JK:
==> flow/design.v (excerpt) <==
module pit(
	input               clk,
	input               rst_n,
	output              irq,
	input       [2:0]   io_address,
	input               io_read,
	output reg  [7:0]   io_readdata,
	input               io_write,
	input       [7:0]   io_writedata,
	output              speaker_out,
	input      [27:0]   clock_rate
);
export LEC_CHECK = 0
export CAP_MARGIN = 20
export CORE_MARGIN = 2
export CORE_UTILIZATION = 72
export CTS_CLUSTER_DIAMETER = 119
export PLACE_DENSITY = 0.66
export SETUP_SLACK_MARGIN = -0.46
export SLEW_MARGIN = 20
create_clock -name core_clock -period 6.36 [get_ports {clk}]
run.sh (not shown) runs the stock make flow with config.mk's settings and CLKGATE_MAP_FILE=.
JK has completed all stages; timing, DRC and antenna checks passed.
The inputs of MS differ from those of JK as listed below.
- SETUP_SLACK_MARGIN: -0.46 -> unset
- CORE_UTILIZATION: 72 -> 40
- PLACE_DENSITY: 0.66 -> unset
- CTS_CLUSTER_DIAMETER: 119 -> unset
- the clock period (ns, I/O delays scaled along): 6.36 -> 10.0
### Flow results
- MS — die area 78% higher, JK as reference
- For MS, the end of the critical path was sum[22], unlike JK, where it was sum[24].
- Looking at JK and MS, the total area of multi-input combinational cells is a wash.
- Per the comparison of MS with JK, part of the total power dissipated in the clock network up 0.8 points; wire length up 580 um.
- Power density over cell area went down by more than a quarter going from JK to MS.
- The highest ir drop seen on vdd of MS is lower than that of JK.
> inputs changed (MS -> AL)
- CORE_UTILIZATION changed from 40 to 65
- the clock period (ns, I/O delays scaled along) changed from 10.0 to 5.12
==> results <==
Per the comparison of AL with MS, met3 capacity usage during global routing has increased; final area decreased by 1.1% relative to the old numbers; area growth from synthesis to final layout dropped 1.3 points; power rose by about 100%; number of vias in the routed layout up 269.
Row sequential share of layout area: AL higher / MS lower
Final hold slack was lower in the run labelled AL.
Of MS and AL, the run reporting the lower non-clock buffer count was MS.
AL packs its core tighter than MS.
Relative to AL, the following input files were edited for TR:
- CTS_CLUSTER_SIZE: unset -> 96
- ABC_AREA: unset -> 1
- CORE_UTILIZATION: 65 -> 60
- the clock period (ns, I/O delays scaled along): 5.12 -> 6.05
## What came out
- Switching share of power for TR: 2.5 points up relative to AL
- When TR is measured against AL, its arrival time of data at the critical path endpoint turns out 0.04 ns lower.
- Comparing growth of design area from synthesis to finish for AL and TR, the smaller number came from AL.
- Maximum single-stage delay on the critical path: TR vs AL down 0.23 ns
- TR: xor and xnor area share after synthesis 0.17 points below AL
- TR vs. AL: later-pin clock latency in the skew report roughly the same, total power consumption of the routed design lower, number of non-clock buffers in the layout lower, chip area in the Yosys report higher.
- Of AL and TR, the run reporting the higher number of cells in the finished layout apart from fillers was TR.
- Where post-place setup slack is concerned, AL is outperformed by TR.
The inputs of PW differ from those of TR as listed below.
- removing CTS_CLUSTER_SIZE (formerly 96)
- changing CORE_UTILIZATION from 60 to 72
- setting PLACE_DENSITY to 0.67 for the first time
- removing ABC_AREA (formerly 1)
- changing the clock period (ns, I/O delays scaled along) from 6.05 to 9.45
[summary]
Yosys-reported design area after synthesis (PW vs. TR) decreases slightly
Sort TR and PW by share of the final layout cell area in multi-input gates desc -> top: PW
CTS buffer count was lower in PW than in TR.
Of TR and PW, the run reporting the lower data-path buffer share of cell area in the final layout was TR.
[compare] base=TR new=PW: via count lower; quantity of hold-fixing buffers added after cts roughly the same; cell count lower; sequential share of layout area higher.

---

pit again, from the RTL that the note above started with.
==> flow/design.v (excerpt) <==
module pit(
	input               clk,
	input               rst_n,
	output              irq,
	input       [2:0]   io_address,
	input               io_read,
	output reg  [7:0]   io_readdata,
	input               io_write,
	input       [7:0]   io_writedata,
	output              speaker_out,
	input      [27:0]   clock_rate
);
clock: 3.51 ns
lec_check: 0
cap_margin: 20
core_margin: 2
core_utilization: 70
cts_cluster_size: 14
slew_margin: 20
The starting point completed, yet does not pass: negative setup slack.
Next try:
Settings changed: CORE_UTILIZATION 70 to 40, CTS_CLUSTER_SIZE 14 to default.
Clock period 3.51 ns to 5.47 ns, I/O delays scaled along.
=>
- The changed run ran to the end with no violations
- critical path depth fell by 3
- sequential power fell by 36%
- first-iteration DRC count fell by 40%
- die size rose by 73%
- cell count rose by 5.3%
- clock power fell by 28%
- non-clock buffer count fell by 126
- wire length fell by 6.7%
Next try:
Settings changed: CORE_UTILIZATION 40 to 51.
Clock period 5.47 ns to 6.05 ns, I/O delays scaled along.
What happened:
- setup slack gains 0.074 ns
- power goes down by a little under a tenth
- maximum frequency goes down by roughly a tenth
- synthesized area does not change
Power and IR drop assume default switching activity.
